==> run D: inputs <==
==> flow/design.v (excerpt) <==
module booth_walloc# (parameter COMPUTER_WIDTH=32,parameter WIDTH =COMPUTER_WIDTH+2)
(
  input               clk           ,
  input               reset         ,
  input  [COMPUTER_WIDTH:0] src1,
  input  [COMPUTER_WIDTH:0] src2,
  input         in_valid,
  output reg    in_ready,
  output reg    out_valid,
  output [COMPUTER_WIDTH*2-1:0] result
);
clock: 8.0 ns
lec_check: 0
abc_area: 0
cap_margin: 25
cell_pad_in_sites_global_placement: 3
core_aspect_ratio: 1.37
core_margin: 9
core_utilization: 19
cts_cluster_diameter: 183
cts_cluster_size: 41
gpl_routability_driven: 1
gpl_timing_driven: 1
max_routing_layer: met5
min_routing_layer: met1
place_density_lb_addon: 0.28
slew_margin: 20
tns_end_percent: 35
run.sh (not shown) runs the stock make flow with config.mk's settings and CLKGATE_MAP_FILE=.
==> run C (differences from run D) <==
==> flow/config.mk (replaced) <==
export PLATFORM = sky130hd
export DESIGN_NAME = booth_walloc
export DESIGN_NICKNAME = booth_walloc
export VERILOG_FILES = /design/flow/design.v
export SDC_FILE = /design/flow/constraint.sdc
export NUM_CORES = 4
export LEC_CHECK = 0
export CAP_MARGIN = 20
export CORE_MARGIN = 2
export CORE_UTILIZATION = 11
export SLEW_MARGIN = 20
==> flow/constraint.sdc (replaced) <==
create_clock -name core_clock -period 10.2 [get_ports {clk}]
set_input_delay 2.0400 -clock core_clock [delete_from_list [all_inputs] [get_ports {clk}]]
set_output_delay 2.0400 -clock core_clock [all_outputs]
set_load 0.01 [all_outputs]
==> summary of the runs <==
In run C the hold slack is better than in run D, by 0.14 ns.
Of run C and run D, run D has the higher non-clock buffer count (gap 58).
Against run C, the cell count of run D is smaller by 21%.
In run C the core utilization is lower than in run D, by 8.6 points.
In synthesized cell count, run D and run C do not differ.
Run D completed without violations. Run C went through all stages and came out clean.
Clock skew: run D is higher than run C (0.0017 ns).
Between run C and run D, the lower routed wire length is in run C (gap about 16%, measured against run D).
In run D the critical path depth is lower than in run C, by 3.
==> figures <==
item	run D	run C
Status	complete, no violations	complete, no violations
Met2 wire len	97600 um	77900 um
Layout clock buffers	26	20
Aggregate global-route resource usage	16.0%	8.26%
Final worst setup slack	1.28 ns	2.71 ns
Core Region	0.221 mm^2	0.382 mm^2
Average routed wire per standard cell	26.3 um	17.3 um
Clock latency (worst-skew pair)	0.57 ns	0.55 ns
Buffer-and-inverter tally for the worst setup path	2	3
Tightest slew margin relative to the limit	25.6%	22.4%
Pleak	19.1 nW	18.8 nW
Std-Cell Rows	202	227
Switching part of the total	50.2%	51.3%
Count of plain and timing-repair buffers in the layout	295	237
Half-perimeter wire length of the detailed placement result	149000 um	123000 um
Global routing met1 resource utilization	21.1%	10.3%
Start of the worst register-to-register path	multiplier[7]	multiplier[15]
WP depth	11	14

========
==> inputs of v8 <==
==> flow/design.v <==
module booth_sel(
  input [2:0] src,
  output [3:0] sel
);
wire y_add,y,y_sub;
wire sel_negative,sel_double_negative,sel_positive,sel_double_positive;
assign {y_add,y,y_sub} = src;
assign sel_negative =  y_add & (y & ~y_sub | ~y & y_sub);
assign sel_positive = ~y_add & (y & ~y_sub | ~y & y_sub);
assign sel_double_negative =  y_add & ~y & ~y_sub;
assign sel_double_positive = ~y_add &  y &  y_sub;
assign sel={sel_negative,sel_positive,sel_double_negative,sel_double_positive};
endmodule
module booth_result_sel(
  input [3:0] sel,
  input [1:0] src,
  output      p 
);
wire x,x_sub;
wire sel_negative,sel_double_negative,sel_positive,sel_double_positive;
assign {sel_negative,sel_positive,sel_double_negative,sel_double_positive}=sel;
assign {x,x_sub} =src;
assign p = ~(~(sel_negative & ~x) & ~(sel_double_negative & ~x_sub) 
           & ~(sel_positive & x ) & ~(sel_double_positive &  x_sub));
endmodule
module booth_partial
#(
    parameter WIDTH = 34
)
(
  input [2*WIDTH-1:0]  x_src,
  input [2:0] y_src,
  output [2*WIDTH-1:0]   p_result,
  output                cout 
);
wire y_add,y,y_sub;
assign {y_add,y,y_sub} = y_src;
wire [3:0] sel;
wire sel_negative,sel_double_negative,sel_positive,sel_double_positive;
assign {sel_negative,sel_positive,sel_double_negative,sel_double_positive}=sel;
assign cout=sel_negative || sel_double_negative;
booth_sel booth_sel(
    .src    (y_src),
    .sel    (sel)
);
booth_result_sel partial0(.sel (sel), .src ({x_src[0],1'b0}), .p (p_result[0]));
genvar x;
generate for ( x =1;x<WIDTH*2;x=x+1) begin : gen_partial
    booth_result_sel partial(.sel (sel), .src (x_src[x:x-1]), .p (p_result[x]));
end endgenerate
endmodule
module switch_17x68bits(
   input [1155:0] part_group,
      output [1155:0] sw_group
);
wire [67:0] po16,po15,po14,po13,po12,po11,po10,po09,po08,po07,po06,po05,po04,po03,po02,po01,po00;
assign {po16,po15,po14,po13,po12,po11,po10,po09,po08,po07,po06,po05,po04,po03,po02,po01,po00} = part_group;
genvar x;
generate for ( x =0;x<68;x=x+1) begin : gen_switch
    assign sw_group[(x+1)*17-1:x*17] = {po16[x],po15[x],po14[x],po13[x],po12[x],po11[x],po10[x],po09[x],
                                     po08[x],po07[x],po06[x],po05[x],po04[x],po03[x],po02[x],po01[x],po00[x]};
end endgenerate
endmodule
module walloc_17bits(
    input [16:0] src_in,
    input [13:0]  cin,
    output [13:0] cout_group,
    output      cout,s
);
wire [13:0] c;
wire [4:0] first_s;
csa csa0 (.in (src_in[16:14]), .cout (c[4]), .s (first_s[4]) );
csa csa1 (.in (src_in[13:11]), .cout (c[3]), .s (first_s[3]) );
csa csa2 (.in (src_in[10:08]), .cout (c[2]), .s (first_s[2]) );
csa csa3 (.in (src_in[07:05]), .cout (c[1]), .s (first_s[1]) );
csa csa4 (.in (src_in[04:02]), .cout (c[0]), .s (first_s[0]) );
wire [3:0] secnod_s;
csa csa5 (.in ({first_s[4:2]}             ), .cout (c[8]), .s (secnod_s[3]));
csa csa6 (.in ({first_s[1:0],src_in[1]}   ), .cout (c[7]), .s (secnod_s[2]));
csa csa7 (.in ({src_in[0],cin[4:3]}       ), .cout (c[6]), .s (secnod_s[1]));
csa csa8 (.in ({cin[2:0]}                 ), .cout (c[5]), .s (secnod_s[0]));
wire [1:0] thrid_s;
csa csa9 (.in (secnod_s[3:1]          ), .cout (c[10]), .s (thrid_s[1]));
csa csaA (.in ({secnod_s[0],cin[6:5]} ), .cout (c[09]), .s (thrid_s[0]));
wire [1:0] fourth_s;
csa csaB (.in ({thrid_s[1:0],cin[10]} ),  .cout (c[12]), .s (fourth_s[1]));
csa csaC (.in ({cin[9:7]             }),  .cout (c[11]), .s (fourth_s[0]));
wire fifth_s;
csa csaD (.in ({fourth_s[1:0],cin[11]}),  .cout (c[13]), .s (fifth_s));
csa csaE (.in ({fifth_s,cin[13:12]}   ),  .cout (cout),  .s  (s));
assign cout_group = c;
endmodule
module csa(
  input [2:0] in,
  output cout,s
);
wire a,b,cin;
assign a=in[2];
assign b=in[1];
assign cin=in[0];
assign s = a ^ b ^ cin;
assign cout = a & b | b & cin | a & cin;
endmodule
module booth_walloc# (parameter COMPUTER_WIDTH=32,parameter WIDTH =COMPUTER_WIDTH+2)
(
  input               clk           ,
  input               reset         ,
  input  [COMPUTER_WIDTH:0] src1,
  input  [COMPUTER_WIDTH:0] src2,
  input         in_valid,
  output reg    in_ready,
  output reg    out_valid,
  output [COMPUTER_WIDTH*2-1:0] result
);
reg [WIDTH-1:0] multiplier;
reg [WIDTH*2-1:0] multiplicand;
reg first_doing;
wire ready_to_doing;
assign ready_to_doing = in_ready && in_valid;
always@(posedge clk ) begin
      if (reset ) begin
        in_ready <=1'b0;
      end
      else begin
        in_ready<=1'b1;
      end
      if (ready_to_doing) begin
        first_doing<=1'b1;
      end
      else begin
        first_doing <= 1'b0;
      end
      out_valid <= first_doing;
end
always @(posedge clk ) begin
  if (ready_to_doing) begin
    multiplicand <= {{WIDTH{src1[COMPUTER_WIDTH]}},src1};
    multiplier <= {src2[COMPUTER_WIDTH],src2};
  end
end
wire [1155:0] part_group;
wire [16:0]   part_cout;
booth_partial part0 (.x_src (multiplicand), .y_src({multiplier[1:0],1'b0}), 
                        .p_result (part_group[67:0]), .cout(part_cout[0]));
genvar x;
generate for ( x =1;x<17;x=x+1) begin : gen_walloc_partial
booth_partial part (
                    .x_src ({multiplicand[2*WIDTH-1-2*x:0],
                    {2*x{1'b0}}}), 
                    .y_src({multiplier[(x+1)*2-1:x*2-1]}), 
                    .p_result (part_group[(x+1)*68-1:x*68]), .cout(part_cout[x]));
end endgenerate
wire [1155:0] swo_group; 
switch_17x68bits switch (.part_group (part_group), .sw_group (swo_group));
wire [937:0] wt_cout; 
wire [66:0]  wt_c;
wire [67:0]  wt_s;
walloc_17bits walloc00 (.src_in (swo_group[16:0]), .cin({part_cout[13:0]}), 
                    .cout_group (wt_cout[13:0]),  .cout(wt_c[0]), .s (wt_s[0]));
genvar y;
generate for ( y =1;y<67;y=y+1) begin : gen_walloc
walloc_17bits walloc  (.src_in (swo_group[(y+1)*17-1:y*17]), .cin({wt_cout[y*14-1:(y-1)*14]}), 
                    .cout_group (wt_cout[(y+1)*14-1:y*14]),  .cout(wt_c[y]), .s (wt_s[y]));
end endgenerate
walloc_17bits walloc67(.src_in (swo_group[1155:1139]), .cin({wt_cout[937:924]}), 
                    .cout_group (),  .cout(), .s (wt_s[67]));
reg [67:0] wt_s_buf,wt_c_buf;
reg  part_next_highest_bit;
always@(posedge clk ) begin
  if (first_doing) begin
    wt_c_buf <= {wt_c,part_cout[14]};
    wt_s_buf <= {wt_s};
    part_next_highest_bit <= part_cout[15];
  end
end
wire [WIDTH*2-1:0] adder_a;
wire [WIDTH*2-1:0] adder_b;
wire              adder_cin;
wire [WIDTH*2-1:0] adder_result;
wire        adder_cout;
assign adder_a   = wt_c_buf;
assign adder_b   = wt_s_buf;
assign adder_cin = part_next_highest_bit;
assign {adder_cout, adder_result} = adder_a + adder_b + {{WIDTH*2-2{1'b0}},adder_cin};
assign result = adder_result[COMPUTER_WIDTH*2-1:0];
endmodule
==> flow/run.sh <==
#!/bin/bash
# the make line also repeats each setting of config.mk as NAME=value (left out here)
make -C /OpenROAD-flow-scripts/flow DESIGN_CONFIG=/design/flow/config.mk WORK_HOME=/design/flow/orfs CLKGATE_MAP_FILE= finish
==> flow/config.mk <==
export PLATFORM = sky130hd
export DESIGN_NAME = booth_walloc
export DESIGN_NICKNAME = booth_walloc
export VERILOG_FILES = /design/flow/design.v
export SDC_FILE = /design/flow/constraint.sdc
export NUM_CORES = 4
export LEC_CHECK = 0
export ABC_AREA = 1
export CAP_MARGIN = 20
export CORE_ASPECT_RATIO = 1.02
export CORE_MARGIN = 2
export CORE_UTILIZATION = 72
export CTS_CLUSTER_DIAMETER = 346
export CTS_CLUSTER_SIZE = 37
export GPL_ROUTABILITY_DRIVEN = 0
export MAX_ROUTING_LAYER = met5
export MIN_ROUTING_LAYER = met1
export PLACE_DENSITY = 0.65
export SLEW_MARGIN = 20
export TNS_END_PERCENT = 5
==> flow/constraint.sdc <==
create_clock -name core_clock -period 3.89 [get_ports {clk}]
set_input_delay 0.7780 -clock core_clock [delete_from_list [all_inputs] [get_ports {clk}]]
set_output_delay 0.7780 -clock core_clock [all_outputs]
set_load 0.01 [all_outputs]
==> inputs of v25, as changes to v8 <==
Settings changed: CORE_ASPECT_RATIO 1.02 to 1.64, CORE_UTILIZATION 72 to 40, CTS_CLUSTER_DIAMETER 346 to 189, CTS_CLUSTER_SIZE 37 to 41, PLACE_DENSITY 0.65 to unset, PLACE_DENSITY_LB_ADDON set to 0.28, SETUP_SLACK_MARGIN set to 0.82, TNS_END_PERCENT 5 to 35.
==> flow/constraint.sdc (replaced) <==
create_clock -name core_clock -period 4.65 [get_ports {clk}]
set_input_delay 0.9300 -clock core_clock [delete_from_list [all_inputs] [get_ports {clk}]]
set_output_delay 0.9300 -clock core_clock [all_outputs]
set_load 0.01 [all_outputs]
==> inputs of v30, as changes to v8 <==
Settings changed: ABC_AREA 1 to unset, CORE_ASPECT_RATIO 1.02 to unset, CORE_UTILIZATION 72 to 70, CTS_CLUSTER_DIAMETER 346 to unset, GPL_ROUTABILITY_DRIVEN 0 to unset, MAX_ROUTING_LAYER met5 to unset, MIN_ROUTING_LAYER met1 to unset, PLACE_DENSITY 0.65 to unset, SETUP_SLACK_MARGIN set to 0.27, TNS_END_PERCENT 5 to unset.
==> flow/constraint.sdc (replaced) <==
create_clock -name core_clock -period 5.07 [get_ports {clk}]
set_input_delay 1.0140 -clock core_clock [delete_from_list [all_inputs] [get_ports {clk}]]
set_output_delay 1.0140 -clock core_clock [all_outputs]
set_load 0.01 [all_outputs]
==> notes <==
v25 completed, yet does not pass: setup timing. v30 reached the layout checks and failed them: setup timing. v8 aborted during global routing.
Between v30 and v25, the lower combinational power is in v30 (gap about 13%, measured against v25).
In flip-flop count, v30 and v25 do not differ.
Critical path depth: v25 is lower than v30 (2).
Of v25 and v30, v25 has the higher maximum frequency (gap 1.2%, measured against v30).
In v30 the sequential power is smaller than in v25, by about 7%.
Worst setup slack: v30 is better than v25 (0.36 ns).
In v25 the via count is higher than in v30, by 14%.
Clock skew: v30 is lower than v25 (0.0089 ns).
Of v30 and v25, v25 has the higher hold slack (gap 0.054 ns).
Of v25 and v30, v25 has the higher routed wire length (gap about 32%, measured against v30).
Between v30 and v25, the lower first-iteration DRC count is in v25 (gap 24%, measured against v25).

========
==> v15: inputs <==
Starts from the design.v that is shown in full above.
==> flow/config.mk <==
export PLATFORM = sky130hd
export DESIGN_NAME = booth_walloc
export DESIGN_NICKNAME = booth_walloc
export VERILOG_FILES = /design/flow/design.v
export SDC_FILE = /design/flow/constraint.sdc
export NUM_CORES = 4
export LEC_CHECK = 0
export CAP_MARGIN = 20
export CORE_MARGIN = 2
export CORE_UTILIZATION = 56
export CTS_CLUSTER_DIAMETER = 378
export CTS_CLUSTER_SIZE = 62
export SLEW_MARGIN = 20
==> flow/constraint.sdc <==
create_clock -name core_clock -period 6.4 [get_ports {clk}]
set_input_delay 1.2800 -clock core_clock [delete_from_list [all_inputs] [get_ports {clk}]]
set_output_delay 1.2800 -clock core_clock [all_outputs]
set_load 0.01 [all_outputs]
==> v4 (differences from v15) <==
--- a/flow/config.mk
+++ b/flow/config.mk
@@ -9,5 +9,7 @@
 export CORE_MARGIN = 2
-export CORE_UTILIZATION = 56
-export CTS_CLUSTER_DIAMETER = 378
-export CTS_CLUSTER_SIZE = 62
+export CORE_UTILIZATION = 69
+export CTS_CLUSTER_DIAMETER = 239
+export CTS_CLUSTER_SIZE = 53
+export MAX_ROUTING_LAYER = met4
 export SLEW_MARGIN = 20
+export TNS_END_PERCENT = 70
==> flow/constraint.sdc (replaced) <==
create_clock -name core_clock -period 5.36 [get_ports {clk}]
set_input_delay 1.0720 -clock core_clock [delete_from_list [all_inputs] [get_ports {clk}]]
set_output_delay 1.0720 -clock core_clock [all_outputs]
set_load 0.01 [all_outputs]
==> v34 (differences from v15) <==
--- a/flow/config.mk
+++ b/flow/config.mk
@@ -9,5 +9,6 @@
 export CORE_MARGIN = 2
-export CORE_UTILIZATION = 56
-export CTS_CLUSTER_DIAMETER = 378
-export CTS_CLUSTER_SIZE = 62
+export CORE_UTILIZATION = 46
+export CTS_CLUSTER_DIAMETER = 228
+export CTS_CLUSTER_SIZE = 100
+export PLACE_DENSITY_LB_ADDON = 0.24
 export SLEW_MARGIN = 20
==> flow/constraint.sdc (replaced) <==
create_clock -name core_clock -period 7.5 [get_ports {clk}]
set_input_delay 1.5000 -clock core_clock [delete_from_list [all_inputs] [get_ports {clk}]]
set_output_delay 1.5000 -clock core_clock [all_outputs]
set_load 0.01 [all_outputs]
==> results <==
|  | v34 | v4 | v15 |
|---|---|---|---|
| Outcome | timing/DRC/antenna clean | timing/DRC/antenna clean | timing/DRC/antenna clean |
| Total sequential power | 2.94 mW | 4.13 mW | 3.46 mW |
| Number of nets in the layout | 5321 | 5480 | 5387 |
| Crit Reg-Reg Startpoint | multiplier[9]$_DFFE_PP_ | multiplier[19]$_DFFE_PP_ | multiplier[7]$_DFFE_PP_ |
| Worst-path clk slew | 0.09 ns | 0.09 ns | 0.10 ns |
| Routing usage on met2 | 45.2% | 64.3% | 53.4% |
| Clock buf count | 18 | 17 | 17 |
| Clock Skews | 0.0165 ns | 0.0200 ns | 0.0320 ns |
| Routed wire length | 138000 um | 139000 um | 139000 um |
| Overall track demand over capacity in global routing | 30.0% | 46.3% | 36.9% |
| Capture point of the worst path | result[62] | result[61] | result[55] |
| Critical Path Slowest Stage Cell | sky130_fd_sc_hd__a211oi_2 | sky130_fd_sc_hd__clkdlybuf4s50_1 | sky130_fd_sc_hd__clkdlybuf4s50_1 |
| Period utilization | 90.6% | 97.7% | 96.0% |
| Switching power | 10.2 mW | 14.9 mW | 12.4 mW |
| Post-route worst hold slack | 0.585 ns | 0.795 ns | 0.694 ns |
| Logic area | 0.0324 mm^2 | 0.0327 mm^2 | 0.0323 mm^2 |
| Metal2 WL | 60700 um | 59000 um | 59100 um |
Power is estimated from default activity; no workload was simulated.
